$ cat flow/design.v
module divider(
    input logic [15:0]  dividend,
    output logic [15:0] quotient,
    output logic [15:0] remainder
);
    localparam logic[15:0] MAGIC = 16'h000047AF;
    logic [31:0]           temp;
    logic [31:0]           q;
    logic [15:0]           diff, t;
    assign temp = MAGIC * dividend[14:0];
    assign q = temp[31:16];
    assign diff = (dividend[14:0] - q) >> 1;
    assign t = diff + q;
    assign quotient = t >> 6;
    assign remainder[14:0] = dividend[14:0] - ((quotient << 6) + (quotient << 5) + (quotient << 2));
    assign remainder[15] = dividend[15];
endmodule
module input_circuit(
    input logic clk,
    input logic rst_n,
    input logic init_i,
    input logic stop_i,
    input logic [15:0] data_i,
    input logic valid_1,
    output logic ready_1,
    output logic [15:0] data_o,
    output logic valid_2,
    input  logic ready_2,
    output logic[15:0] total_num_turns_o
);
    logic[15:0] skid_buffer;
    logic       skid_buffer_empty;
    logic       r_init;
    logic       t1_done, t2_done;
    assign t1_done = ready_1 && valid_1;
    assign t2_done = ready_2 && valid_2;
    always_ff @(posedge clk) begin
        if(!rst_n) begin
            ready_1 <= 0;
        end
        else begin
            if(r_init)
              ready_1 <= !t1_done;
            else begin
                if(!stop_i) begin
                    if(skid_buffer_empty) begin
                        if((!valid_2) || t2_done)
                          ready_1 <= 1;
                        else ready_1 <= 0;
                    end else ready_1 <= 0;
                end
                else
                    ready_1 <= 0;
            end
        end
    end
    always_ff @(posedge clk) begin
        if(!rst_n) begin
            valid_2 <= 0;
        end
        else begin
            if(r_init)
              valid_2 <= 0;
            else begin
                if(t2_done) begin
                    if(skid_buffer_empty) begin
                        if(t1_done) begin
                            data_o <= data_i;
                            valid_2 <= 1;
                        end
                        else begin
                            valid_2 <= 0;
                        end
                    end
                    else begin
                        data_o <= skid_buffer;
                        valid_2 <= 1;
                    end
                end
                else if(!valid_2) begin
                    if(t1_done) begin
                        data_o <= data_i;
                        valid_2 <= 1;
                    end
                end
            end
        end
    end
    always_ff @(posedge clk) begin
        if(!rst_n) begin
            r_init <= 0;
            skid_buffer_empty <= 1;
        end
        else begin
            if(r_init) begin
                if(t1_done) begin
                    r_init <= 0;
                    total_num_turns_o <= data_i;
                end
            end
            else begin
                if(init_i)
                    r_init <= 1;
                if(t1_done && valid_2 && !t2_done) begin
                    skid_buffer <= data_i;
                    skid_buffer_empty <= 0;
                end
                else if(!t1_done && t2_done && !skid_buffer_empty) begin
                    skid_buffer_empty <= 1;
                end
            end
        end
    end
endmodule
module dial_solver(
        input logic [15:0] val,
        input logic        valid_i,
        input logic        clk,
        input logic        rst_n,
        input logic [15:0] full_turns,
        output logic       ready,
        output logic       valid,
        output logic [31:0] password
);
    logic signed[31:0] dial;
    logic signed[31:0] old_dial;
    logic [15:0] rval;
    typedef enum logic {
        LEFT = 0,
        RIGHT = 1
    } turn_t;
    typedef enum logic[2:0]{
        IDLE,
        READY,
        CHECK_TURN,
        R_END,
        L_END
    }state_t;
    logic turn;
    state_t state;
    assign turn = rval[15];
    always_ff @(posedge clk) begin
        if(!rst_n) begin
            ready <= 0;
            password <= 0;
            dial <= 50;
            state <= IDLE;
        end
        else begin
            unique case(state)
                IDLE: begin
                    ready <= 1;
                    state <= READY;
                end
                READY: begin
                    if(valid_i) begin
                      old_dial <= dial;
                      password <= password + full_turns;
                      rval <= val;
                      state <= CHECK_TURN;
                      ready <= 0;
                    end
                end
                CHECK_TURN: begin
                    if(turn == RIGHT) begin
                      dial <= dial + rval[14:0];
                      state <= R_END;
                    end
                    else begin
                      dial <= dial - rval[14:0];
                      state <= L_END;
                    end
                end
                R_END: begin
                    if(dial > 99) begin
                        dial <= dial - 100;
                        password <= password + 1;
                    end
                    state <= READY;
                    ready <= 1;
                end
                L_END: begin
                    if(dial < 0) begin
                      dial <= dial + 100;
                    end
                    if((dial < 0 || dial == 0) && old_dial != 0)
                        password <= password + 1;
                    state <= READY;
                    ready <= 1;
                end
            endcase
        end
    end
endmodule
module top(input logic [15:0]  data_i,
           input logic         valid_i,
           input logic         clk,
           input logic         rst_n,
           output logic        ready_o,
           output logic valid_o,
           output logic [31:0] password_o);
    logic [15:0] dividend;
    logic [15:0] quotient;
    logic [15:0] remainder;
    logic        init;
    logic        stop;
    logic [31:0] turns;
    logic        ready1;
    logic        valid2, ready2;
    logic        valid3;
    logic [15:0] cnt;
    logic [15:0] total_num_turns;
    typedef enum logic[2:0] {
        IDLE,
        CHECK_TOTAL_CNT,
        ACTIVE,
        WAIT1,
        WAIT2,
        DONE
    }state_t;
    state_t state;
    always_ff @(posedge clk) begin
        if(!rst_n) begin
            state <= IDLE;
            valid_o <= 0;
            init <= 1;
            stop <= 1;
            cnt <= 0;
        end
        else begin
            unique case(state)
                IDLE: begin
                    if(valid_i && ready_o) begin
                        init <= 0;
                        state <= CHECK_TOTAL_CNT;
                    end
                end
                CHECK_TOTAL_CNT: begin
                    if(cnt == total_num_turns) begin
                        state <= DONE;
                    end
                    else begin
                        state <= ACTIVE;
                        stop <= 0;
                        init <= 0;
                    end
                end
                ACTIVE:begin
                    if(ready_o && valid_i) begin
                        cnt <= cnt + 1;
                        if(cnt + 1 == total_num_turns) begin
                            state <= WAIT1;
                            stop <= 1;
                        end
                    end
                end
                WAIT1: begin
                    state <= WAIT2;
                end
                WAIT2: begin
                    if(ready2 && !valid2) begin
                        valid_o <= 1;
                        state <= DONE;
                    end
                end
                DONE:begin
                    valid_o <= 0;
                    stop <= 1;
                    init <= 1;
                    state <= IDLE;
                end
            endcase
        end
    end
    input_circuit ic (
        .clk (clk),
        .rst_n (rst_n),
        .data_i (data_i),
        .valid_1 (valid_i),
        .ready_1 (ready_o),
        .data_o (dividend),
        .valid_2 (valid2),
        .ready_2 (ready2),
        .total_num_turns_o (total_num_turns),
        .init_i (init),
        .stop_i (stop));
    divider d(.dividend (dividend),
              .quotient (quotient),
              .remainder (remainder));
    dial_solver ds(.val (remainder),
                  .valid_i (valid2),
                  .clk (clk),
                  .rst_n (rst_n),
                  .ready (ready2),
                  .valid (valid_3),
                  .password (password_o),
                  .full_turns (quotient));
endmodule
$ cat flow/run.sh
#!/bin/bash
# the make line also repeats each setting of config.mk as NAME=value (left out here)
make -C /OpenROAD-flow-scripts/flow DESIGN_CONFIG=/design/flow/config.mk WORK_HOME=/design/flow/orfs CLKGATE_MAP_FILE= finish
$ cat flow/config.mk
export PLATFORM = sky130hd
export DESIGN_NAME = top
export DESIGN_NICKNAME = top
export VERILOG_FILES = /design/flow/design.v
export SDC_FILE = /design/flow/constraint.sdc
export NUM_CORES = 4
export LEC_CHECK = 0
export ABC_AREA = 1
export CAP_MARGIN = 40
export CORE_MARGIN = 2
export CORE_UTILIZATION = 72
export CTS_CLUSTER_SIZE = 76
export PLACE_DENSITY = 0.6
export SLEW_MARGIN = 20
$ cat flow/constraint.sdc
create_clock -name core_clock -period 9.13 [get_ports {clk}]
set_input_delay 1.8260 -clock core_clock [delete_from_list [all_inputs] [get_ports {clk}]]
set_output_delay 1.8260 -clock core_clock [all_outputs]
set_load 0.01 [all_outputs]
==> ci_impl_report.md, run 1 <==
### Yosys + OpenROAD results

| Metric | Value |
|---|---|
| Post-CTS Hold Fix Bufs | `0` |
| Post-Synth XOR/XNOR Area | `4.78%` |
| Ys flop type | `dfxtp_1` |
| Simple-Gate Area Share | `23.3%` |
| Adder share | `24.1%` |
| GR Overflow Total | `2` |
| Ranking of synthesized cells by area | `edfxtp_1, ha_1, dfxtp_1, nand2_1, fa_1` |
| PortBufs | `52` |
| Cells after Synth | `2497` |
| Post-Syn Nets | `2826` |
| Mux frac, synth | `0%` |
| Post-synth ARST share | `0%` |
| Core Box Area | `0.0259 mm2` |
| Post-synth regs | `195` |
| DP Worst Slack | `-1.13 ns` |
| Num ports | `53` |
| Yosys cell types | `58` |
| Die Width | `166 um` |
| Number of instances in the placed design | `3152` |
| Number of buffers created by CTS | `17` |
| GRT Overall Usage | `66.2%` |
| Most common cell in the netlist | `nand2_1` |
| Outcome | `aborted with a tool error` |
| Root buf cell | `clkbuf_16` |
| Max clock buf depth | `2` |
| Yosys stat area | `0.0189 mm2` |
| Post-Syn Area | `0.0189 mm2` |
| Post-synth top cells | `nand2_1, inv_1, ha_1` |
| Dominant cell area share | `15.2%` |
| Post-synth EDFFs | `96` |
| Htree depth | `4` |
| Fp_density | `73.0%` |
| Yosys warnings | `4` |
| Aoi share | `12.8%` |
| Stop err | `[ERROR GRT-0116] Global routing finished with congestion. Check the congestion regions in the DRC Viewer.` |
| Seq/Total Area, Yosys | `25.7%` |
| Clk sink count | `195` |
| HPWL Detailed | `43600 um` |
| # Cells Yosys | `2497` |
| Chip area | `0.0276 mm2` |
| Syn Area/Cell | `7.57 um2` |
| Post-synth top area cell | `edfxtp_1` |
| Die H | `166 um` |
| GPL Wtd Cong | `1.03` |
| FP Rows | `59` |
| Last stage | `5_1_grt` |
| Top logic family | `adder cells` |
through the flow:
step	TNS, ns	hold slack [ns]	area [um2]
3_5_place_dp	-17.48	0.433	22200
4_1_cts	-18.34	0.459	23900
2_1_floorplan	-0.714	0.412	19100
3_3_place_gp	-6.94	0.418	22100
routing by layer:
layer / GRT overflow / track usage, %
met2: 2 / 89.1
met3: 0 / 44.2
met4: 0 / 60.8
met5: 0 / 16.3
met1: 0 / 67.5
timing repair:
| action | in CTS |
|---|---|
| setup buffers | 90 |
| setup endpoints to repair | 33 |
| resized | 122 |
| pin swaps | 88 |
==> inputs of run 2 (changes only) <==
- CTS_CLUSTER_DIAMETER: not set -> 365
- CTS_CLUSTER_SIZE: 76 -> 100
- PLACE_DENSITY: 0.6 -> 0.37
- clock period: 9.13 -> 6.56 ns (I/O delays scaled with it)
==> ci_impl_report.md, run 2 <==
### Yosys + OpenROAD results

| Metric | Value |
|---|---|
| Outcome | `aborted with a tool error (unchanged)` |
| Last stage | `5_1_grt (unchanged)` |
| Stop err | `[ERROR GRT-0232] Routing congestion too high. Check the congestion heatmap in the GUI. (was [ERROR GRT-0116] Global routing finished with congestion. Check the congestion regions in the DRC Viewer.)` |
| Post-synth ARST share | `0% (unchanged)` |
| Top logic family | `adder cells (unchanged)` |
| Post-synth top area cell | `edfxtp_1 (unchanged)` |
| Adder share | `24.1% (unchanged)` |
| Dominant cell area share | `15.2% (unchanged)` |
| GRT Overall Usage | `91.7%` |
| Max clock buf depth | `2 (unchanged)` |
| Number of buffers created by CTS | `17 (unchanged)` |
| Post-synth EDFFs | `96 (unchanged)` |
| Ys flop type | `dfxtp_1 (unchanged)` |
| Post-Syn Nets | `2826 (unchanged)` |
| Post-Synth XOR/XNOR Area | `4.78% (unchanged)` |
| Ranking of synthesized cells by area | `edfxtp_1, ha_1, dfxtp_1, nand2_1, fa_1 (unchanged)` |
| GPL Wtd Cong | `1.02 (was 1.03)` |
| Die Width | `166 um (unchanged)` |
| GR Overflow Total | `863` |
| Post-Syn Area | `0.0189 mm2 (unchanged)` |
| PortBufs | `52 (unchanged)` |
| Mux frac, synth | `0% (unchanged)` |
| Most common cell in the netlist | `nand2_1 (unchanged)` |
| Htree depth | `4 (unchanged)` |
| Yosys stat area | `0.0189 mm2 (unchanged)` |
| Post-synth regs | `195 (unchanged)` |
| Post-synth top cells | `nand2_1, inv_1, ha_1 (unchanged)` |
| Syn Area/Cell | `7.57 um2 (unchanged)` |
| Fp_density | `73.0% (unchanged)` |
| Clk sink count | `195 (unchanged)` |
| FP Rows | `59 (unchanged)` |
| Chip area | `0.0276 mm2 (unchanged)` |
| Yosys cell types | `58 (unchanged)` |
| Simple-Gate Area Share | `23.3% (unchanged)` |
| Yosys warnings | `4 (unchanged)` |
| Num ports | `53 (unchanged)` |
| # Cells Yosys | `2497 (unchanged)` |
| Dpl cell area | `0.0225 mm2 (was 0.0222 mm2)` |
| Seq/Total Area, Yosys | `25.7% (unchanged)` |
| Aoi share | `12.8% (unchanged)` |
| Cells after Synth | `2497 (unchanged)` |
| Root buf cell | `clkbuf_16 (unchanged)` |
| Die H | `166 um (unchanged)` |
| HPWL Detailed | `46800 um (was 43600 um)` |
| Core Box Area | `0.0259 mm2 (unchanged)` |
| Post-CTS Hold Fix Bufs | `0 (unchanged)` |
==> run 2: per-stage QoR <==
stage	worst slack (ns)	instances	setup TNS [ns]	utilization, %
CTS	-3.27	3248	-111.67	91.8
detailed placement	-3.68	3179	-122.42	86.7
global placement	-3.33	3178	-106.83	86.6
floorplan	-3.11	2497	-86.02	-
==> run 2: what timing repair did <==
item / 4_1_cts
resized: 88
cloned: 0
endpoints found under the setup margin: 45
pin swaps: 66
buffers inserted: 39
==> run 2: per-layer routing <==
layer,GRT usage (%),GRT overflow
met5,32.9,1
met2,109,579
met4,102,262
met1,87.7,10
met3,76.7,11
==> inputs of run 3 (changes only) <==
- ABC_AREA: 1 -> not set
- CAP_MARGIN: 40 -> 20
- CORE_UTILIZATION: 72 -> 66
- CTS_CLUSTER_DIAMETER: 365 -> not set
- CTS_CLUSTER_SIZE: 100 -> not set
- PLACE_DENSITY: 0.37 -> not set
- clock period: 6.56 -> 10.1 ns (I/O delays scaled with it)
==> ci_impl_report.md, run 3 <==
### Yosys + OpenROAD results

| Metric | Value |
|---|---|
| Outcome | `failed layout checks (was aborted with a tool error)` |
| SO Faults | `setup timing` |
| Iter 0 DRT Violations | `1319` |
| Syn Area/Cell | `9.01 um2 (was 7.57 um2)` |
| CP Max Fanout | `4` |
| Core Box Area | `0.0270 mm2 (was 0.0259 mm2)` |
| Vias per cell | `6.16` |
| # Cells Yosys | `2014 (was 2497)` |
| Hold Crit Depth | `2` |
| Final worst slack | `-1.68 ns` |
| Pin count of the biggest net entering global routing | `75` |
| Yosys cell types | `96 (was 58)` |
| N_diodes | `0` |
| GR Overflow Total | `0` |
| Reg2Reg Depth | `50` |
| Yosys stat area | `0.0182 mm2 (was 0.0189 mm2)` |
| Most common cell in the netlist | `ha_1 (was nand2_1)` |
| Fp_density | `67.3% (was 73.0%)` |
| Htree depth | `4 (unchanged)` |
| Slew headroom | `38.9%` |
| Setup CP Type | `reg -> reg` |
| Die H | `170 um (was 166 um)` |
| Num ports | `53 (unchanged)` |
| CTS tree | `done` |
| RSZ-0062 raised after global routing | `true` |
| Chip area | `0.0288 mm2 (was 0.0276 mm2)` |
| DR DRC count | `0` |
| Yosys warnings | `4 (unchanged)` |
| Post-CTS Hold Fix Bufs | `0 (unchanged)` |
| Mux frac, synth | `0.476% (was 0%)` |
| Hold endpoint | `state[1]` |
| Cell mode on critical path | `fa_1` |
| Worst Path Required | `10.30 ns` |
| Post-synth ARST share | `0% (unchanged)` |
| Tool warnings | `38` |
| Ys flop type | `dfxtp_1 (unchanged)` |
| CP Launch Type | `flop` |
| Late-Pin Clk Latency | `0.46 ns` |
| Seq/Total Area, Yosys | `26.8% (was 25.7%)` |
| Dominant cell area share | `15.9% (was 15.2%)` |
| Clk sink count | `195 (unchanged)` |
| PortBufs | `52 (unchanged)` |
| CP max stage delay | `0.65 ns` |
| Post-Syn Area | `0.0182 mm2 (was 0.0189 mm2)` |
| Worst Path Arrival | `11.97 ns` |
| Max clock buf depth | `2 (unchanged)` |
| Adder share | `25.5% (was 24.1%)` |
| Setup violators final | `37` |
| Buf+Inv Stages, Crit Path | `6` |
| Max Slew Vio Count | `0` |
| Max Cap Violations | `0` |
| Area grow syn2layout | `23.9%` |
| FP Rows | `60 (was 59)` |
| Die Width | `170 um (was 166 um)` |
| Clock input transition at the sequential cells of the worst setup and hold paths | `0.08 ns` |
| Crit path depth | `50` |
| Min Tclk post-route | `11.78 ns` |
| Final worst-path cycle share | `117%` |
| Via count | `16600` |
| Routed WL | `52700 um` |
| Post-Syn Nets | `2343 (was 2826)` |
| CP max-delay cell | `fa_2` |
| 1st-pass router iterations | `5` |
| Wire per inst | `19.6 um` |
| Worst min path class | `reg -> reg` |
| Worst R2R Start | `ic.data_o[5]` |
| HP Start | `state[5]` |
| GPL Wtd Cong | `0.909 (was 1.02)` |
| FMAX | `84.9 MHz` |
| Simple-Gate Area Share | `15.7% (was 23.3%)` |
| DP Worst Slack | `-1.67 ns (was -3.68 ns)` |
| Post-synth top cells | `ha_1, nor2_1, inv_1 (was nand2_1, inv_1, ha_1)` |
| Post-synth regs | `195 (unchanged)` |
| Initial antenna violation count | `1` |
| # fillers | `1622` |
| Post-Synth XOR/XNOR Area | `9.21% (was 4.78%)` |
| HPWL Detailed | `37400 um (was 46800 um)` |
| Root buf cell | `clkbuf_16 (unchanged)` |
| Critical Path Start | `ic.data_o[5]` |
| Worst Setup End Kind | `flop` |
| Post-Route Skew | `0.0177 ns` |
| Number of buffers created by CTS | `17 (unchanged)` |
| RR Endpoint | `ds.rval[14]` |
| Logic area | `0.0130 mm2` |
| Ranking of synthesized cells by area | `edfxtp_1, ha_1, dfxtp_1, fa_1, xnor2_1 (was edfxtp_1, ha_1, dfxtp_1, nand2_1, fa_1)` |
| First-pass GRT wire length | `80600 um` |
| Nets | `2666` |
| Aoi share | `17.1% (was 12.8%)` |
| Slew @ Worst Pin | `0.916 ns` |
| Vias in the first global route | `16600` |
| CP delay by family, top | `adder cells` |
| Cells after Synth | `2014 (was 2497)` |
| Slack of the worst reg-to-reg path | `-1.68 ns` |
| FF/Latch Area | `0.00486 mm2` |
| Worst Setup EP | `ds.rval[14]` |
| Post-synth EDFFs | `96 (unchanged)` |
| Top logic family | `adder cells (unchanged)` |
| Final Hold Violation Tally | `0` |
| GRT Overall Usage | `35.0%` |
| Post-synth top area cell | `edfxtp_1 (unchanged)` |
| ANT nets after route | `0` |
## run 3: routing by layer
metal	GRT usage, %	share of wire (%)	vias up
met2	62.1	49	655
li1	-	-	7766
met3	3.86	5.7	195
met1	43.8	40	7954
met5	0	0	-
met4	13.9	4.9	0
## run 3: cell type report
| cell class | instances | area share [%] |
|---|---|---|
| sequential | 195 | 21.6 |
| timing repair buffer | 360 | 12.8 |
| tap | 341 | 1.90 |
| clock buffer | 17 | 1.89 |
| multi-input combinational | 1572 | 57.8 |
| clock inverter | 15 | 0.812 |
| inverter | 191 | 3.21 |
## run 3: per-stage QoR
stage | hold slack [ns] | setup TNS, ns | instances | cell area [um2] | util (%)
after floorplan | 0.413 | -8.06 | 2014 | 18300 | -
after global placement | 0.426 | -22.45 | 2631 | 21200 | 78.5
after detailed placement | 0.447 | -33.88 | 2631 | 21200 | 78.5
after CTS | 0.466 | -24.99 | 2681 | 22100 | 82.0
after global routing | 0.496 | -48.38 | 2691 | 22500 | 83.4
final | 0.456 | -31.96 | 2691 | 22500 | 83.4
## run 3: repair_timing
item | in CTS | in global routing
setup endpoints to repair | 37 | 40
gates resized | 53 | 55
pin swaps | 56 | 33
buffers inserted | 22 | 11
==> inputs of run 4 (changes only) <==
- ABC_AREA: not set -> 1
- CORE_UTILIZATION: 66 -> 72
- CTS_CLUSTER_DIAMETER: not set -> 373
- CTS_CLUSTER_SIZE: not set -> 94
- PLACE_DENSITY: not set -> 0.6
- SETUP_SLACK_MARGIN: not set -> -0.68
- TNS_END_PERCENT: not set -> 10
- clock period: 10.1 -> 7.02 ns (I/O delays scaled with it)
==> ci_impl_report.md, run 4 <==
### Yosys + OpenROAD results

| Metric | Value |
|---|---|
| Setup CP Type | `reg -> reg (unchanged)` |
| CP max-delay cell | `fa_1 (was fa_2)` |
| Max clock buf depth | `2 (unchanged)` |
| Cell mode on critical path | `nand2_1 (was fa_1)` |
| Core Box Area | `0.0259 mm2 (was 0.0270 mm2)` |
| Final worst slack | `-5.04 ns (was -1.68 ns)` |
| FP Rows | `59 (was 60)` |
| Mux frac, synth | `0% (was 0.476%)` |
| # Cells Yosys | `2497 (was 2014)` |
| CP delay by family, top | `adder cells (unchanged)` |
| Fp_density | `73.0% (was 67.3%)` |
| Max Cap Violations | `0 (unchanged)` |
| Reg2Reg Depth | `51 (was 50)` |
| Die H | `166 um (was 170 um)` |
| Critical Path Start | `ic.data_o[12] (was ic.data_o[5])` |
| Worst min path class | `reg -> reg (unchanged)` |
| Slack of the worst reg-to-reg path | `-5.04 ns (was -1.68 ns)` |
| Most common cell in the netlist | `nand2_1 (was ha_1)` |
| Min Tclk post-route | `12.06 ns (was 11.78 ns)` |
| Design area | `0.0240 mm2 (was 0.0225 mm2)` |
| Final worst-path cycle share | `172% (was 117%)` |
| Min Hold Slack | `0.470 ns (was 0.456 ns)` |
| Buf+Inv Stages, Crit Path | `10 (was 6)` |
| ANT nets after route | `0 (unchanged)` |
| Post-synth regs | `195 (unchanged)` |
| Dpl cell area | `0.0223 mm2 (was 0.0212 mm2)` |
| Worst Setup EP | `ds.rval[14] (unchanged)` |
| Post-Syn Area | `0.0189 mm2 (was 0.0182 mm2)` |
| Yosys warnings | `4 (unchanged)` |
| Simple-Gate Area Share | `23.3% (was 15.7%)` |
| Setup violators final | `47 (was 37)` |
| CTS tree | `done (unchanged)` |
| Vias per cell | `7.22 (was 6.16)` |
| Nets | `3228 (was 2666)` |
| GR Overflow Total | `0 (unchanged)` |
| RR Endpoint | `ds.rval[14] (unchanged)` |
| Yosys cell types | `58 (was 96)` |
| GPL Wtd Cong | `1.00 (was 0.909)` |
| Wire per inst | `26.9 um (was 19.6 um)` |
| Number of instances in the placed design | `3168 (was 2631)` |
| Iter 0 DRT Violations | `5705 (was 1319)` |
| CP Max Fanout | `4 (unchanged)` |
| Cells after Synth | `2497 (was 2014)` |
| SO Faults | `setup timing (unchanged)` |
| Worst Path Required | `7.23 ns (was 10.30 ns)` |
| Initial antenna violation count | `11 (was 1)` |
| Syn Area/Cell | `7.57 um2 (was 9.01 um2)` |
| First-pass GRT wire length | `110000 um (was 80600 um)` |
| Clock input transition at the sequential cells of the worst setup and hold paths | `0.08 ns (about the same)` |
| Slew @ Worst Pin | `1.15 ns (was 0.916 ns)` |
| HPWL Detailed | `44500 um (was 37400 um)` |
| Post-synth ARST share | `0% (unchanged)` |
| FMAX | `82.9 MHz (was 84.9 MHz)` |
| Area grow syn2layout | `26.7% (was 23.9%)` |
| Late-Pin Clk Latency | `0.47 ns (was 0.46 ns)` |
| Seq/Total Area, Yosys | `25.7% (was 26.8%)` |
| Post-Synth XOR/XNOR Area | `4.78% (was 9.21%)` |
| Post-synth top cells | `nand2_1, inv_1, ha_1 (was ha_1, nor2_1, inv_1)` |
| CP Launch Type | `flop (unchanged)` |
| Root buf cell | `clkbuf_16 (unchanged)` |
| Yosys stat area | `0.0189 mm2 (was 0.0182 mm2)` |
| Clk sink count | `195 (unchanged)` |
| DR DRC count | `0 (unchanged)` |
| Worst R2R Start | `ic.data_o[12] (was ic.data_o[5])` |
| Adder share | `24.1% (was 25.5%)` |
| Crit path depth | `51 (was 50)` |
| Outcome | `failed layout checks (unchanged)` |
| Chip area | `0.0276 mm2 (was 0.0288 mm2)` |
| Ys flop type | `dfxtp_1 (unchanged)` |
| Die Width | `166 um (was 170 um)` |
| HP Start | `state[5] (unchanged)` |
| Tool warnings | `39 (was 38)` |
| Via count | `23500 (was 16600)` |
| Number of buffers created by CTS | `17 (unchanged)` |
| Vias in the first global route | `21200 (was 16600)` |
| Final Non-Filler Cells | `3251 (was 2691)` |
| Routed WL | `87400 um (was 52700 um)` |
| Ranking of synthesized cells by area | `edfxtp_1, ha_1, dfxtp_1, nand2_1, fa_1 (was edfxtp_1, ha_1, dfxtp_1, fa_1, xnor2_1)` |
| Top logic family | `adder cells (unchanged)` |
| # fillers | `971 (was 1622)` |
| Slew headroom | `23.5% (was 38.9%)` |
| Hold Crit Depth | `2 (unchanged)` |
| Post-synth EDFFs | `96 (unchanged)` |
| CP max stage delay | `0.88 ns (was 0.65 ns)` |
| Max Slew Vio Count | `0 (unchanged)` |
| Final Hold Violation Tally | `0 (unchanged)` |
| PortBufs | `52 (unchanged)` |
| Worst Setup End Kind | `flop (unchanged)` |
| Post-Syn Nets | `2826 (was 2343)` |
| GRT Overall Usage | `50.0% (was 35.0%)` |
| Htree depth | `4 (unchanged)` |
| Finished Core Util | `92.5% (was 83.4%)` |
| Post-Route Skew | `0.0285 ns (was 0.0177 ns)` |
| Post-synth top area cell | `edfxtp_1 (unchanged)` |
| RSZ-0062 raised after global routing | `true (unchanged)` |
| Dominant cell area share | `15.2% (was 15.9%)` |
| Hold endpoint | `state[1] (unchanged)` |
| Aoi share | `12.8% (was 17.1%)` |
| Pin count of the biggest net entering global routing | `62 (was 75)` |
| 1st-pass router iterations | `22 (was 5)` |
| Num ports | `53 (unchanged)` |
| Worst Path Arrival | `12.26 ns (was 11.97 ns)` |
| Post-CTS Hold Fix Bufs | `0 (unchanged)` |
## run 4: timing repair
action	in CTS	in global routing
setup buffers	23	25
setup endpoints to repair	44	45
gates resized	70	96
pin swaps	54	55
## run 4: layout make-up
type / instances / area, um2 / share of cell area, %
antenna: 4 / 10.0 / 0.0418
clock buffer: 19 / 453 / 1.89
clock inverter: 13 / 141 / 0.590
inverter: 433 / 1640 / 6.84
multi-input combinational: 1834 / 13200 / 54.9
sequential: 195 / 4860 / 20.3
tap: 335 / 419 / 1.75
timing repair buffer: 418 / 3280 / 13.7
## run 4: per-layer routing
metal	up-vias	global-route usage [%]	wire, um
li1	9029	-	-
met1	10300	59.0	25700
met2	2864	80.4	34700
met3	1272	12.4	15300
met4	15	34.9	11400
met5	-	0	257
## run 4: per-stage QoR
| step | TNS [ns] | worst slack, ns |
|---|---|---|
| floorplan | -68.13 | -2.65 |
| global placement | -88.92 | -2.80 |
| detailed placement | -105.57 | -3.30 |
| CTS | -93.49 | -3.02 |
| global route | -157.64 | -4.97 |
| finish | -155.36 | -5.04 |
==> inputs of run 5 (changes only) <==
- CAP_MARGIN: 20 -> 35
- CELL_PAD_IN_SITES_DETAIL_PLACEMENT: not set -> 1
- CELL_PAD_IN_SITES_GLOBAL_PLACEMENT: not set -> 2
- CORE_ASPECT_RATIO: not set -> 1.19
- CORE_MARGIN: 2 -> 10
- CORE_UTILIZATION: 72 -> 31
- CTS_CLUSTER_DIAMETER: 373 -> 299
- CTS_CLUSTER_SIZE: 94 -> not set
- GPL_ROUTABILITY_DRIVEN: not set -> 0
- HOLD_SLACK_MARGIN: not set -> 0.25
- MAX_ROUTING_LAYER: not set -> met4
- SETUP_SLACK_MARGIN: -0.68 -> not set
- TNS_END_PERCENT: 10 -> 70
- clock period: 7.02 -> 8.67 ns (I/O delays scaled with it)
==> ci_impl_report.md, run 5 <==
### Yosys + OpenROAD results

| Metric | Value |
|---|---|
| Setup TNS | `-27.69 ns (was -155.36 ns)` |
| Post-Route Skew | `0.0290 ns (was 0.0285 ns)` |
| Post-Syn Nets | `2826 (unchanged)` |
| 1st-pass router iterations | `4 (was 22)` |
| Htree depth | `4 (unchanged)` |
| Most common cell in the netlist | `nand2_1 (unchanged)` |
| HP Start | `state[0] (was state[5])` |
| Logic area | `0.0135 mm2 (was 0.0132 mm2)` |
| Cell mode on critical path | `nand2_1 (unchanged)` |
| Top logic family | `adder cells (unchanged)` |
| RSZ-0062 raised after global routing | `true (unchanged)` |
| Reg2Reg Depth | `58 (was 51)` |
| GRT Overall Usage | `19.9% (was 50.0%)` |
| Via count | `18200 (was 23500)` |
| Post-Syn Area | `0.0189 mm2 (unchanged)` |
| Post-synth EDFFs | `96 (unchanged)` |
| Late-Pin Clk Latency | `0.48 ns (was 0.47 ns)` |
| PortBufs | `52 (unchanged)` |
| Nets | `3309 (was 3228)` |
| Fp_density | `31.4% (was 73.0%)` |
| Tool warnings | `36 (was 39)` |
| GRT met1 Usage | `22.0% (was 59.0%)` |
| Slack of the worst reg-to-reg path | `-1.36 ns (was -5.04 ns)` |
| FF/Latch Area | `0.00486 mm2 (unchanged)` |
| Wire per inst | `18.1 um (was 26.9 um)` |
| Outcome | `failed layout checks (unchanged)` |
| Num ports | `53 (unchanged)` |
| Slew @ Worst Pin | `0.639 ns (was 1.15 ns)` |
| Slew headroom | `57.1% (was 23.5%)` |
| Ranking of synthesized cells by area | `edfxtp_1, ha_1, dfxtp_1, nand2_1, fa_1 (unchanged)` |
| Chip area | `0.0713 mm2 (was 0.0276 mm2)` |
| SO Faults | `setup timing (unchanged)` |
| Hold endpoint | `state[3] (was state[1])` |
| Post-CTS Hold Fix Bufs | `0 (unchanged)` |
| Max Slew Vio Count | `0 (unchanged)` |
| RR Endpoint | `ds.rval[14] (unchanged)` |
| Cells after Synth | `2497 (unchanged)` |
| Final Hold Violation Tally | `0 (unchanged)` |
| Root buf cell | `clkbuf_16 (unchanged)` |
| Number of buffers created by CTS | `17 (unchanged)` |
| CP max stage delay | `0.51 ns (was 0.88 ns)` |
| Die H | `289 um (was 166 um)` |
| ANT nets after route | `0 (unchanged)` |
| Yosys cell types | `58 (unchanged)` |
| DR DRC count | `0 (unchanged)` |
| First-pass GRT wire length | `108000 um (was 110000 um)` |
| CP max-delay cell | `fa_1 (unchanged)` |
| Routing usage on met2 | `37.5% (was 80.4%)` |
| Clock input transition at the sequential cells of the worst setup and hold paths | `0.10 ns (was 0.08 ns)` |
| Yosys warnings | `4 (unchanged)` |
| Post-synth top area cell | `edfxtp_1 (unchanged)` |
| Min Hold Slack | `0.441 ns (was 0.470 ns)` |
| Max Cap Violations | `0 (unchanged)` |
| Post-Synth XOR/XNOR Area | `4.78% (unchanged)` |
| Final worst slack | `-1.36 ns (was -5.04 ns)` |
| CP Max Fanout | `3 (was 4)` |
| CP delay by family, top | `adder cells (unchanged)` |
| Die Width | `246 um (was 166 um)` |
| Pin count of the biggest net entering global routing | `52 (was 62)` |
| Worst R2R Start | `ic.data_o[3] (was ic.data_o[12])` |
| Clk sink count | `195 (unchanged)` |
| Adder share | `24.1% (unchanged)` |
| Min Tclk post-route | `10.03 ns (was 12.06 ns)` |
| Ys flop type | `dfxtp_1 (unchanged)` |
| CP Launch Type | `flop (unchanged)` |
| Max clock buf depth | `2 (unchanged)` |
| Simple-Gate Area Share | `23.3% (unchanged)` |
| Routed WL | `68700 um (was 87400 um)` |
| Setup violators final | `35 (was 47)` |
| HPWL Detailed | `56100 um (was 44500 um)` |
| # fillers | `7276 (was 971)` |
| Mux frac, synth | `0% (unchanged)` |
| Core Box Area | `0.0602 mm2 (was 0.0259 mm2)` |
| Initial antenna violation count | `1 (was 11)` |
| Vias in the first global route | `19700 (was 21200)` |
| # Cells Yosys | `2497 (unchanged)` |
| Hold Crit Depth | `2 (unchanged)` |
| Vias per cell | `4.79 (was 7.22)` |
| Post-synth top cells | `nand2_1, inv_1, ha_1 (unchanged)` |
| Critical Path Start | `ic.data_o[3] (was ic.data_o[12])` |
| Post-synth ARST share | `0% (unchanged)` |
| DP Worst Slack | `-1.68 ns (was -3.30 ns)` |
| GR Overflow Total | `0 (unchanged)` |
| Setup CP Type | `reg -> reg (unchanged)` |
| Syn Area/Cell | `7.57 um2 (unchanged)` |
| Dominant cell area share | `15.2% (unchanged)` |
| Worst min path class | `reg -> reg (unchanged)` |
| N_diodes | `0 (was 4)` |
| Crit path depth | `58 (was 51)` |
| CTS tree | `done (unchanged)` |
| Iter 0 DRT Violations | `558 (was 5705)` |
| FP Rows | `98 (was 59)` |
| Area grow syn2layout | `35.3% (was 26.7%)` |
| M3 GR Usage | `1.56% (was 12.4%)` |
| Post-synth regs | `195 (unchanged)` |
| FMAX | `99.7 MHz (was 82.9 MHz)` |
| Seq/Total Area, Yosys | `25.7% (unchanged)` |
| Worst Path Arrival | `10.27 ns (was 12.26 ns)` |
| Gr busiest metal | `met2 (unchanged)` |
| Finished Core Util | `42.5% (was 92.5%)` |
| Aoi share | `12.8% (unchanged)` |
| Yosys stat area | `0.0189 mm2 (unchanged)` |
| Worst Setup EP | `ds.rval[14] (unchanged)` |
| Worst Setup End Kind | `flop (unchanged)` |
| Final worst-path cycle share | `116% (was 172%)` |
| Buf+Inv Stages, Crit Path | `16 (was 10)` |
| Worst Path Required | `8.91 ns (was 7.23 ns)` |
[run 5: per-layer routing]
| metal | routed length, um | share of wire (%) |
|---|---|---|
| met5 | 0 | 0 |
| met4 | 1720 | 2.5 |
| met3 | 1000 | 1.5 |
| met2 | 36900 | 54 |
| met1 | 29100 | 42 |
[run 5: stage by stage]
stage	area, um2	cells
2_1_floorplan	19100	2497
3_3_place_gp	23300	3685
3_5_place_dp	23300	3685
4_1_cts	24700	3755
5_1_grt	25600	3793
6_report	25600	3793
[run 5: repair_timing]
action,in CTS,in global routing
setup buffers,49,36
endpoints found under the setup margin,41,41
pin swaps,67,90
resized,116,143
[run 5: area by class of cell]
type	instances	area share [%]
Multi-Input combinational cell	1834	52.6
Sequential cell	195	19.0
Timing Repair Buffer	499	15.7
Inverter	433	6.41
Tap cell	800	3.91
Clock buffer	18	1.68
Clock inverter	14	0.680
==> inputs of run 6 (changes only) <==
- CAP_MARGIN: 35 -> 20
- CELL_PAD_IN_SITES_DETAIL_PLACEMENT: 1 -> not set
- CELL_PAD_IN_SITES_GLOBAL_PLACEMENT: 2 -> not set
- CORE_ASPECT_RATIO: 1.19 -> not set
- CORE_MARGIN: 10 -> 2
- CORE_UTILIZATION: 31 -> 72
- CTS_CLUSTER_DIAMETER: 299 -> 71
- CTS_CLUSTER_SIZE: not set -> 27
- GPL_ROUTABILITY_DRIVEN: 0 -> not set
- HOLD_SLACK_MARGIN: 0.25 -> not set
- MAX_ROUTING_LAYER: met4 -> met5
- PLACE_DENSITY: 0.6 -> not set
- PLACE_DENSITY_LB_ADDON: not set -> 0.3
- SETUP_SLACK_MARGIN: not set -> 1.04
- SLEW_MARGIN: 20 -> 5
- TNS_END_PERCENT: 70 -> 75
- clock period: 8.67 -> 10.9 ns (I/O delays scaled with it)
==> ci_impl_report.md, run 6 <==
### Yosys + OpenROAD results

| Metric | Value |
|---|---|
| HPWL Detailed | `40100 um (was 56100 um)` |
| Post-synth regs | `195 (unchanged)` |
| Slack of the worst reg-to-reg path | `-0.25 ns (was -1.36 ns)` |
| Vias per cell | `6.50 (was 4.79)` |
| Buf+Inv Stages, Crit Path | `10 (was 16)` |
| Slew @ Worst Pin | `1.12 ns (was 0.639 ns)` |
| Aoi share | `12.8% (unchanged)` |
| HP Start | `state[0] (unchanged)` |
| Worst Path Arrival | `11.36 ns (was 10.27 ns)` |
| Critical Path Start | `ic.data_o[7] (was ic.data_o[3])` |
| CP delay by family, top | `adder cells (unchanged)` |
| Post-synth EDFFs | `96 (unchanged)` |
| Slew headroom | `24.5% (was 57.1%)` |
| Worst Setup EP | `ds.rval[14] (unchanged)` |
| Cells after Synth | `2497 (unchanged)` |
| GR Overflow Total | `0 (unchanged)` |
| Max Slew Vio Count | `0 (unchanged)` |
| Tool warnings | `35 (was 36)` |
| Number of instances in the placed design | `2875 (was 3685)` |
| Dominant cell area share | `15.2% (unchanged)` |
| CP Launch Type | `flop (unchanged)` |
| Final worst-path cycle share | `102% (was 116%)` |
| GPL Wtd Cong | `1.02` |
| Area grow syn2layout | `16.3% (was 35.3%)` |
| DR DRC count | `0 (unchanged)` |
| Seq/Total Area, Yosys | `25.7% (unchanged)` |
| Fp_density | `73.0% (was 31.4%)` |
| Final worst slack | `-0.254 ns (was -1.36 ns)` |
| Post-synth top cells | `nand2_1, inv_1, ha_1 (unchanged)` |
| Simple-Gate Area Share | `23.3% (unchanged)` |
| Final Non-Filler Cells | `2978 (was 3793)` |
| Post-Syn Nets | `2826 (unchanged)` |
| CP max-delay cell | `fa_1 (unchanged)` |
| Nets | `2957 (was 3309)` |
| Yosys cell types | `58 (unchanged)` |
| Pin count of the biggest net entering global routing | `63 (was 52)` |
| SO Faults | `setup timing (unchanged)` |
| Yosys stat area | `0.0189 mm2 (unchanged)` |
| Max Cap Violations | `0 (unchanged)` |
| Adder share | `24.1% (unchanged)` |
| Final Hold Violation Tally | `0 (unchanged)` |
| Post-Synth XOR/XNOR Area | `4.78% (unchanged)` |
| Routed WL | `63400 um (was 68700 um)` |
| Htree depth | `4 (unchanged)` |
| Min Tclk post-route | `11.15 ns (was 10.03 ns)` |
| Outcome | `failed layout checks (unchanged)` |
| CP max stage delay | `0.60 ns (was 0.51 ns)` |
| Post-synth ARST share | `0% (unchanged)` |
| GRT Overall Usage | `41.3% (was 19.9%)` |
| Root buf cell | `clkbuf_16 (unchanged)` |
| Die Width | `166 um (was 246 um)` |
| Worst R2R Start | `ic.data_o[7] (was ic.data_o[3])` |
| RSZ-0062 raised after global routing | `true (unchanged)` |
| RR Endpoint | `ds.rval[14] (unchanged)` |
| Syn Area/Cell | `7.57 um2 (unchanged)` |
| Most common cell in the netlist | `nand2_1 (unchanged)` |
| Iter 0 DRT Violations | `3266 (was 558)` |
| CP Max Fanout | `5 (was 3)` |
| 1st-pass router iterations | `14 (was 4)` |
| Worst min path class | `reg -> reg (unchanged)` |
| Late-Pin Clk Latency | `0.47 ns (was 0.48 ns)` |
| FMAX | `89.7 MHz (was 99.7 MHz)` |
| Hold endpoint | `state[3] (unchanged)` |
| Wire per inst | `21.3 um (was 18.1 um)` |
| Clk sink count | `195 (unchanged)` |
| ANT nets after route | `0 (unchanged)` |
| Post-Syn Area | `0.0189 mm2 (unchanged)` |
| Max clock buf depth | `2 (unchanged)` |
| Logic area | `0.0132 mm2 (was 0.0135 mm2)` |
| Worst Path Required | `11.11 ns (was 8.91 ns)` |
| FF/Latch Area | `0.00486 mm2 (unchanged)` |
| Mux frac, synth | `0% (unchanged)` |
| Post-synth top area cell | `edfxtp_1 (unchanged)` |
| # fillers | `1395 (was 7276)` |
| Reg2Reg Depth | `57 (was 58)` |
| Num ports | `53 (unchanged)` |
| Setup violators final | `1 (was 35)` |
| Number of buffers created by CTS | `17 (unchanged)` |
| Setup CP Type | `reg -> reg (unchanged)` |
| First-pass GRT wire length | `91900 um (was 108000 um)` |
| Vias in the first global route | `18400 (was 19700)` |
| Core Box Area | `0.0259 mm2 (was 0.0602 mm2)` |
| Ranking of synthesized cells by area | `edfxtp_1, ha_1, dfxtp_1, nand2_1, fa_1 (unchanged)` |
| Post-CTS Hold Fix Bufs | `0 (unchanged)` |
| Cell mode on critical path | `nand2_1 (unchanged)` |
| PortBufs | `52 (unchanged)` |
| Top logic family | `adder cells (unchanged)` |
| Clock input transition at the sequential cells of the worst setup and hold paths | `0.09 ns (was 0.10 ns)` |
| Chip area | `0.0276 mm2 (was 0.0713 mm2)` |
| Via count | `19300 (was 18200)` |
| Worst Setup End Kind | `flop (unchanged)` |
| Crit path depth | `57 (was 58)` |
| Yosys warnings | `4 (unchanged)` |
| # Cells Yosys | `2497 (unchanged)` |
| Finished Core Util | `84.9% (was 42.5%)` |
| CTS tree | `done (unchanged)` |
| Die H | `166 um (was 289 um)` |
| FP Rows | `59 (was 98)` |
| Ys flop type | `dfxtp_1 (unchanged)` |
| Hold Crit Depth | `2 (unchanged)` |
| Initial antenna violation count | `1 (unchanged)` |
| Post-Route Skew | `0.0254 ns (was 0.0290 ns)` |
-- run 6: metrics by stage --
| stage | TNS (ns) | area (um2) | setup slack [ns] | hold WS, ns |
|---|---|---|---|---|
| floorplan | 0 | 19000 | 1.09 | 0.412 |
| global placement | 0 | 20000 | 0.465 | 0.436 |
| detailed placement | 0 | 20000 | 0.151 | 0.437 |
| CTS | 0 | 21300 | 0.918 | 0.460 |
| global route | -0.416 | 22000 | -0.416 | 0.469 |
| finish | -0.254 | 22000 | -0.254 | 0.463 |
-- run 6: repair_timing --
action / 4_1_cts / 5_1_grt
resized: 79 / 113
pin swaps: 59 / 87
gates cloned: 0 / 0
setup buffers: 45 / 24
setup endpoints to repair: 22 / 25
-- run 6: final cells by class --
type / count / area share, %
Inverter: 433 / 7.43
Sequential cell: 195 / 22.1
Multi-Input combinational cell: 1834 / 60.0
Clock buffer: 17 / 1.93
Tap cell: 335 / 1.91
Clock inverter: 15 / 0.859
Timing Repair Buffer: 147 / 5.71
Antenna cell: 2 / 0.0228
-- run 6: metal layers --
metal	routed length, um	up-vias	global-route usage [%]
li1	-	8516	-
met1	22400	8928	51.0
met2	29000	1427	69.9
met3	7400	471	7.65
met4	4650	2	20.4
met5	65	-	0
==> inputs of run 7 (changes only) <==
- CORE_UTILIZATION: 72 -> 68
- CTS_CLUSTER_DIAMETER: 71 -> not set
- CTS_CLUSTER_SIZE: 27 -> not set
- MAX_ROUTING_LAYER: met5 -> not set
- PLACE_DENSITY: not set -> 0.6
- PLACE_DENSITY_LB_ADDON: 0.3 -> not set
- SETUP_SLACK_MARGIN: 1.04 -> not set
- SLEW_MARGIN: 5 -> 20
- TNS_END_PERCENT: 75 -> not set
- clock period: 10.9 -> 8.37 ns (I/O delays scaled with it)
==> ci_impl_report.md, run 7 <==
### Yosys + OpenROAD results

| Metric | Value |
|---|---|
| CP Launch Type | `flop (unchanged)` |
| Mux frac, synth | `0% (unchanged)` |
| Ys flop type | `dfxtp_1 (unchanged)` |
| Fp_density | `68.6% (was 73.0%)` |
| Max Slew Vio Count | `0 (unchanged)` |
| Hold Crit Depth | `2 (unchanged)` |
| Post-CTS Hold Fix Bufs | `0 (unchanged)` |
| Tool warnings | `38 (was 35)` |
| Worst Path Arrival | `11.84 ns (was 11.36 ns)` |
| Cell mode on critical path | `nand2_1 (unchanged)` |
| RSZ-0062 raised after global routing | `true (unchanged)` |
| Clock input transition at the sequential cells of the worst setup and hold paths | `0.09 ns (about the same)` |
| Post-synth top area cell | `edfxtp_1 (unchanged)` |
| Worst R2R Start | `ic.data_o[7] (unchanged)` |
| Final worst slack | `-3.23 ns (was -0.254 ns)` |
| CP max stage delay | `0.65 ns (was 0.60 ns)` |
| FMAX | `86.2 MHz (was 89.7 MHz)` |
| Htree depth | `4 (unchanged)` |
| Nets | `3245 (was 2957)` |
| GR Overflow Total | `0 (unchanged)` |
| Number of buffers created by CTS | `17 (unchanged)` |
| Post-synth EDFFs | `96 (unchanged)` |
| Post-synth regs | `195 (unchanged)` |
| Outcome | `failed layout checks (unchanged)` |
| # fillers | `1234 (was 1395)` |
| Adder share | `24.1% (unchanged)` |
| HPWL Detailed | `42300 um (was 40100 um)` |
| Vias in the first global route | `19900 (was 18400)` |
| Simple-Gate Area Share | `23.3% (unchanged)` |
| First-pass GRT wire length | `97200 um (was 91900 um)` |
| Setup violators final | `43 (was 1)` |
| Ranking of synthesized cells by area | `edfxtp_1, ha_1, dfxtp_1, nand2_1, fa_1 (unchanged)` |
| RR Endpoint | `ds.rval[14] (unchanged)` |
| Worst Setup EP | `ds.rval[14] (unchanged)` |
| Routed WL | `75600 um (was 63400 um)` |
| Post-Synth XOR/XNOR Area | `4.78% (unchanged)` |
| SO Faults | `setup timing (unchanged)` |
| Post-Route Skew | `0.0259 ns (was 0.0254 ns)` |
| Setup CP Type | `reg -> reg (unchanged)` |
| Design area | `0.0247 mm2 (was 0.0220 mm2)` |
| Num ports | `53 (unchanged)` |
| Late-Pin Clk Latency | `0.48 ns (was 0.47 ns)` |
| Slew @ Worst Pin | `1.19 ns (was 1.12 ns)` |
| Yosys stat area | `0.0189 mm2 (unchanged)` |
| GRT Overall Usage | `42.3% (was 41.3%)` |
| Seq/Total Area, Yosys | `25.7% (unchanged)` |
| Max Cap Violations | `0 (unchanged)` |
| Min Tclk post-route | `11.60 ns (was 11.15 ns)` |
| Die Width | `171 um (was 166 um)` |
| Top logic family | `adder cells (unchanged)` |
| HP Start | `init (was state[0])` |
| ANT nets after route | `0 (unchanged)` |
| Final worst-path cycle share | `139% (was 102%)` |
| Buf+Inv Stages, Crit Path | `15 (was 10)` |
| Via count | `21700 (was 19300)` |
| Pin count of the biggest net entering global routing | `61 (was 63)` |
| DR DRC count | `0 (unchanged)` |
| 1st-pass router iterations | `31 (was 14)` |
| Max clock buf depth | `2 (unchanged)` |
| CP max-delay cell | `fa_1 (unchanged)` |
| Root buf cell | `clkbuf_16 (unchanged)` |
| CP Max Fanout | `5 (unchanged)` |
| Critical Path Start | `ic.data_o[7] (unchanged)` |
| Slew headroom | `20.5% (was 24.5%)` |
| Worst Path Required | `8.61 ns (was 11.11 ns)` |
| Aoi share | `12.8% (unchanged)` |
| Syn Area/Cell | `7.57 um2 (unchanged)` |
| Reg2Reg Depth | `61 (was 57)` |
| Vias per cell | `6.54 (was 6.50)` |
| Post-Syn Nets | `2826 (unchanged)` |
| Dominant cell area share | `15.2% (unchanged)` |
| PortBufs | `52 (unchanged)` |
| Yosys warnings | `4 (unchanged)` |
| GPL Wtd Cong | `1.02 (about the same)` |
| CTS tree | `done (unchanged)` |
| Clk sink count | `195 (unchanged)` |
| Worst Setup End Kind | `flop (unchanged)` |
| Chip area | `0.0292 mm2 (was 0.0276 mm2)` |
| Dpl cell area | `0.0223 mm2 (was 0.0200 mm2)` |
| Crit path depth | `61 (was 57)` |
| CP delay by family, top | `adder cells (unchanged)` |
| Slack of the worst reg-to-reg path | `-3.23 ns (was -0.25 ns)` |
| Worst min path class | `reg -> reg (unchanged)` |
| Post-synth ARST share | `0% (unchanged)` |
| FP Rows | `61 (was 59)` |
| Final Hold Violation Tally | `0 (unchanged)` |
| Iter 0 DRT Violations | `4225 (was 3266)` |
| Hold endpoint | `ic.r_init (was state[3])` |
| Post-synth top cells | `nand2_1, inv_1, ha_1 (unchanged)` |
| Area grow syn2layout | `30.5% (was 16.3%)` |
| Yosys cell types | `58 (unchanged)` |
| Cells after Synth | `2497 (unchanged)` |
| Die H | `171 um (was 166 um)` |
| Most common cell in the netlist | `nand2_1 (unchanged)` |
| # Cells Yosys | `2497 (unchanged)` |
| Post-Syn Area | `0.0189 mm2 (unchanged)` |
| Wire per inst | `22.8 um (was 21.3 um)` |
| Initial antenna violation count | `6 (was 1)` |
| Core Box Area | `0.0276 mm2 (was 0.0259 mm2)` |
## run 7: layout make-up
class | count | area (um2) | area share [%]
tap | 378 | 473 | 1.92
clock inverter | 15 | 141 | 0.573
sequential | 195 | 4860 | 19.7
multi-input combinational | 1834 | 13500 | 54.9
clock buffer | 17 | 425 | 1.72
timing repair buffer | 435 | 3590 | 14.5
inverter | 433 | 1640 | 6.62
antenna | 3 | 7.51 | 0.0304
## run 7: timing repair
item | in CTS | in global routing
buffers inserted | 73 | 45
endpoints found under the hold margin | 0 | 0
resized | 94 | 209
setup endpoints to repair | 41 | 43
gates cloned | 0 | 0
pin swaps | 59 | 93
## run 7: stage by stage
stage               instances  TNS [ns]  hold slack (ns)  util, %  worst slack [ns]
finish                   3310    -82.24            0.450     89.6             -3.23
detailed placement       3207    -39.43            0.433     81.1             -1.89
floorplan                2497    -14.02            0.412        -             -1.30
global placement         3207    -27.67            0.427     81.1             -1.46
global route             3309    -95.13            0.475     89.6             -3.57
CTS                      3305    -42.39            0.450     86.2             -1.58
## run 7: metal layers
metal	GRT usage [%]	share of wire (%)	vias to the layer above
met5	0	0.26	-
met4	22.6	10	12
met3	8.03	14	802
met2	71.5	43	2019
met1	51.2	33	9734
li1	-	-	9093
==> inputs of run 8 (changes only) <==
- CORE_UTILIZATION: 68 -> 72
- CTS_CLUSTER_DIAMETER: not set -> 373
- CTS_CLUSTER_SIZE: not set -> 94
- SETUP_SLACK_MARGIN: not set -> 1.11
- clock period: 8.37 -> 12.0 ns (I/O delays scaled with it)
==> ci_impl_report.md, run 8 <==
### Yosys + OpenROAD results

| Metric | Value |
|---|---|
| Worst min path class | `reg -> reg (unchanged)` |
| Post-Route Skew | `0.0231 ns (was 0.0259 ns)` |
| Number of buffers created by CTS | `17 (unchanged)` |
| 1st-pass router iterations | `6 (was 31)` |
| Mux frac, synth | `0% (unchanged)` |
| Worst R2R Start | `ic.data_o[7] (unchanged)` |
| Ranking of synthesized cells by area | `edfxtp_1, ha_1, dfxtp_1, nand2_1, fa_1 (unchanged)` |
| Yosys stat area | `0.0189 mm2 (unchanged)` |
| GR Overflow Total | `0 (unchanged)` |
| Core Box Area | `0.0259 mm2 (was 0.0276 mm2)` |
| Root buf cell | `clkbuf_16 (unchanged)` |
| Yosys cell types | `58 (unchanged)` |
| Max Cap Violations | `0 (unchanged)` |
| Vias in the first global route | `17300 (was 19900)` |
| CP max-delay cell | `fa_1 (unchanged)` |
| Slew @ Worst Pin | `1.05 ns (was 1.19 ns)` |
| Met2 WL post-DR | `25600 um (was 32200 um)` |
| Slack of the worst reg-to-reg path | `1.39 ns (was -3.23 ns)` |
| Final worst-path cycle share | `88.4% (was 139%)` |
| Num ports | `53 (unchanged)` |
| Max Slew Vio Count | `0 (unchanged)` |
| Worst Setup End Kind | `flop (unchanged)` |
| Iter 0 DRT Violations | `2013 (was 4225)` |
| PortBufs | `52 (unchanged)` |
| Routed WL | `54400 um (was 75600 um)` |
| Simple-Gate Area Share | `23.3% (unchanged)` |
| Crit path depth | `61 (unchanged)` |
| Critical Path Start | `ic.data_o[7] (unchanged)` |
| Setup CP Type | `reg -> reg (unchanged)` |
| Highest routed layer | `met4 (was met5)` |
| Late-Pin Clk Latency | `0.45 ns (was 0.48 ns)` |
| Initial antenna violation count | `0 (was 6)` |
| First-pass GRT wire length | `84900 um (was 97200 um)` |
| DRT met1 WL | `21800 um (was 24900 um)` |
| Worst Setup EP | `ds.rval[14] (unchanged)` |
| DP Worst Slack | `0.599 ns (was -1.89 ns)` |
| RR Endpoint | `ds.rval[14] (unchanged)` |
| Worst Path Arrival | `10.82 ns (was 11.84 ns)` |
| Tool warnings | `35 (was 38)` |
| Setup TNS | `0 ns (was -82.24 ns)` |
| Ys flop type | `dfxtp_1 (unchanged)` |
| CP delay by family, top | `adder cells (unchanged)` |
| WL met3 | `4930 um (was 10700 um)` |
| Chip area | `0.0276 mm2 (was 0.0292 mm2)` |
| Setup violators final | `0 (was 43)` |
| Top logic family | `adder cells (unchanged)` |
| Final Hold Violation Tally | `0 (unchanged)` |
| CTS tree | `done (unchanged)` |
| Outcome | `finished clean (was failed layout checks)` |
| Hold endpoint | `state[3] (was ic.r_init)` |
| DR DRC count | `0 (unchanged)` |
| Final worst slack | `1.39 ns (was -3.23 ns)` |
| Reg2Reg Depth | `61 (unchanged)` |
| Area grow syn2layout | `11.5% (was 30.5%)` |
| FMAX | `94.3 MHz (was 86.2 MHz)` |
| Min Hold Slack | `0.445 ns (was 0.450 ns)` |
| Aoi share | `12.8% (unchanged)` |
| Seq/Total Area, Yosys | `25.7% (unchanged)` |
| Most common cell in the netlist | `nand2_1 (unchanged)` |
| GRT Overall Usage | `37.8% (was 42.3%)` |
| Cell mode on critical path | `nand2_1 (unchanged)` |
| CP Max Fanout | `8 (was 5)` |
| Htree depth | `4 (unchanged)` |
| Post-synth top area cell | `edfxtp_1 (unchanged)` |
| Buf+Inv Stages, Crit Path | `9 (was 15)` |
| Worst Path Required | `12.21 ns (was 8.61 ns)` |
| HPWL Detailed | `39500 um (was 42300 um)` |
| RSZ-0062 raised after global routing | `false (was true)` |
| CP max stage delay | `0.58 ns (was 0.65 ns)` |
| # Cells Yosys | `2497 (unchanged)` |
| Post-synth regs | `195 (unchanged)` |
| Yosys warnings | `4 (unchanged)` |
| Nets | `2921 (was 3245)` |
| Clock input transition at the sequential cells of the worst setup and hold paths | `0.09 ns (about the same)` |
| GPL Wtd Cong | `0.972 (was 1.02)` |
| Post-Syn Nets | `2826 (unchanged)` |
| Cells after Synth | `2497 (unchanged)` |
| Finished Core Util | `81.4% (was 89.6%)` |
| Max clock buf depth | `2 (unchanged)` |
| FP Rows | `59 (was 61)` |
| Dominant cell area share | `15.2% (unchanged)` |
| Vias per cell | `6.10 (was 6.54)` |
| Post-synth ARST share | `0% (unchanged)` |
| Post-Synth XOR/XNOR Area | `4.78% (unchanged)` |
| Design area | `0.0211 mm2 (was 0.0247 mm2)` |
| Wire per inst | `18.5 um (was 22.8 um)` |
| Die Width | `166 um (was 171 um)` |
| Post-Syn Area | `0.0189 mm2 (unchanged)` |
| Dpl cell area | `0.0199 mm2 (was 0.0223 mm2)` |
| Number of instances in the placed design | `2866 (was 3207)` |
| CP Launch Type | `flop (unchanged)` |
| Clk sink count | `195 (unchanged)` |
| Hold Crit Depth | `2 (unchanged)` |
| Pin count of the biggest net entering global routing | `62 (was 61)` |
| Slew headroom | `29.6% (was 20.5%)` |
| Post-synth top cells | `nand2_1, inv_1, ha_1 (unchanged)` |
| Via count | `17900 (was 21700)` |
| Final Non-Filler Cells | `2941 (was 3310)` |
| Adder share | `24.1% (unchanged)` |
| ANT nets after route | `0 (unchanged)` |
| Post-synth EDFFs | `96 (unchanged)` |
| HP Start | `state[0] (was init)` |
| Fp_density | `73.0% (was 68.6%)` |
| Min Tclk post-route | `10.61 ns (was 11.60 ns)` |
| Syn Area/Cell | `7.57 um2 (unchanged)` |
| Die H | `166 um (was 171 um)` |
==> run 8: metal layers <==
layer | vias up | track usage, %
met1 | 8325 | 50.7
met2 | 996 | 63.3
li1 | 8415 | -
met4 | 0 | 12.5
met5 | - | 0
met3 | 193 | 5.43
==> run 8: timing repair <==
action                                  CTS  global route
setup buffers                            11            31
pin swaps                                 1            15
endpoints found under the setup margin   14            18
hold buffers                              0             0
resized                                  11            50
==> run 8: area by class of cell <==
type	instances	area (um2)
inverter	433	1640
tap	335	419
multi-input combinational	1834	12600
fill	1704	4830
timing repair buffer	111	977
sequential	195	4860
clock inverter	14	165
antenna	1	2.50
clock buffer	18	429
==> inputs of run 9 (changes only) <==
- CTS_CLUSTER_DIAMETER: 373 -> not set
- CTS_CLUSTER_SIZE: 94 -> not set
- SETUP_SLACK_MARGIN: 1.11 -> not set
- clock period: 12.0 -> 11.4 ns (I/O delays scaled with it)
==> ci_impl_report.md, run 9 <==
### Yosys + OpenROAD results

| Metric | Value |
|---|---|
| Vias per cell | `6.00 (was 6.10)` |
| Cell mode on critical path | `nand2_1 (unchanged)` |
| Clk sink count | `195 (unchanged)` |
| Setup violators final | `0 (unchanged)` |
| Post-synth top cells | `nand2_1, inv_1, ha_1 (unchanged)` |
| Tool warnings | `35 (unchanged)` |
| Worst Setup End Kind | `flop (unchanged)` |
| Initial antenna violation count | `0 (unchanged)` |
| Post-Syn Area | `0.0189 mm2 (unchanged)` |
| Most common cell in the netlist | `nand2_1 (unchanged)` |
| Syn Area/Cell | `7.57 um2 (unchanged)` |
| ANT nets after route | `0 (unchanged)` |
| Setup TNS | `0 ns (unchanged)` |
| Wire per inst | `17.6 um (was 18.5 um)` |
| Routed WL | `51200 um (was 54400 um)` |
| Core Box Area | `0.0259 mm2 (unchanged)` |
| Aoi share | `12.8% (unchanged)` |
| Yosys cell types | `58 (unchanged)` |
| Num ports | `53 (unchanged)` |
| Iter 0 DRT Violations | `1902 (was 2013)` |
| Die H | `166 um (unchanged)` |
| Post-Syn Nets | `2826 (unchanged)` |
| Buf+Inv Stages, Crit Path | `8 (was 9)` |
| FMAX | `91.5 MHz (was 94.3 MHz)` |
| Max Cap Violations | `0 (unchanged)` |
| Simple-Gate Area Share | `23.3% (unchanged)` |
| Worst Path Required | `11.61 ns (was 12.21 ns)` |
| DR DRC count | `0 (unchanged)` |
| Adder share | `24.1% (unchanged)` |
| Worst Path Arrival | `11.13 ns (was 10.82 ns)` |
| CP Launch Type | `flop (unchanged)` |
| 1st-pass router iterations | `6 (unchanged)` |
| Pin count of the biggest net entering global routing | `62 (unchanged)` |
| Post-synth top area cell | `edfxtp_1 (unchanged)` |
| HPWL Detailed | `38600 um (was 39500 um)` |
| Slew @ Worst Pin | `1.04 ns (was 1.05 ns)` |
| Hold endpoint | `ds.rval[15] (was state[3])` |
| Nets | `2895 (was 2921)` |
| # fillers | `1854 (was 1704)` |
| Clock input transition at the sequential cells of the worst setup and hold paths | `0.09 ns (about the same)` |
| HP Start | `ic.data_o[15] (was state[0])` |
| RR Endpoint | `ds.rval[14] (unchanged)` |
| Outcome | `finished clean (unchanged)` |
| # Cells Yosys | `2497 (unchanged)` |
| CP delay by family, top | `adder cells (unchanged)` |
| Ys flop type | `dfxtp_1 (unchanged)` |
| CP Max Fanout | `10 (was 8)` |
| Post-synth ARST share | `0% (unchanged)` |
| Die Width | `166 um (unchanged)` |
| CTS tree | `done (unchanged)` |
| Number of instances in the placed design | `2868 (was 2866)` |
| Vias in the first global route | `17200 (was 17300)` |
| Yosys stat area | `0.0189 mm2 (unchanged)` |
| Htree depth | `4 (unchanged)` |
| GPL Wtd Cong | `0.988 (was 0.972)` |
| Hold Crit Depth | `0 (was 2)` |
| Mux frac, synth | `0% (unchanged)` |
| Worst Setup EP | `ds.rval[14] (unchanged)` |
| Seq/Total Area, Yosys | `25.7% (unchanged)` |
| Slack of the worst reg-to-reg path | `0.47 ns (was 1.39 ns)` |
==> run 9: timing repair <==
action	CTS	global route
resized	0	26
endpoints found under the setup margin	0	17
setup buffers	0	13
==> run 9: metrics by stage <==
stage          util (%)  instance area [um2]
2_1_floorplan         -                18900
3_3_place_gp       76.7                19900
3_5_place_dp       76.7                19900
4_1_cts            79.0                20500
5_1_grt            79.8                20700
6_report           79.8                20700
==> run 9: routing by layer <==
metal	track usage [%]	up-vias	share of wire (%)
met5	0	-	0
met4	11.7	0	2.9
met3	4.96	138	8.1
met2	62.3	816	47
met1	49.7	8158	42
li1	-	8367	-
==> run 9: cell type report <==
type / count / area, um2 / area share, %
multi-input cells: 1834 / 12400 / 59.9
flip-flops and latches: 195 / 4860 / 23.5
inverters: 433 / 1630 / 7.88
repair buffers: 85 / 787 / 3.81
clock buffers: 19 / 443 / 2.14
well taps: 335 / 419 / 2.03
clock inverters: 13 / 145 / 0.702
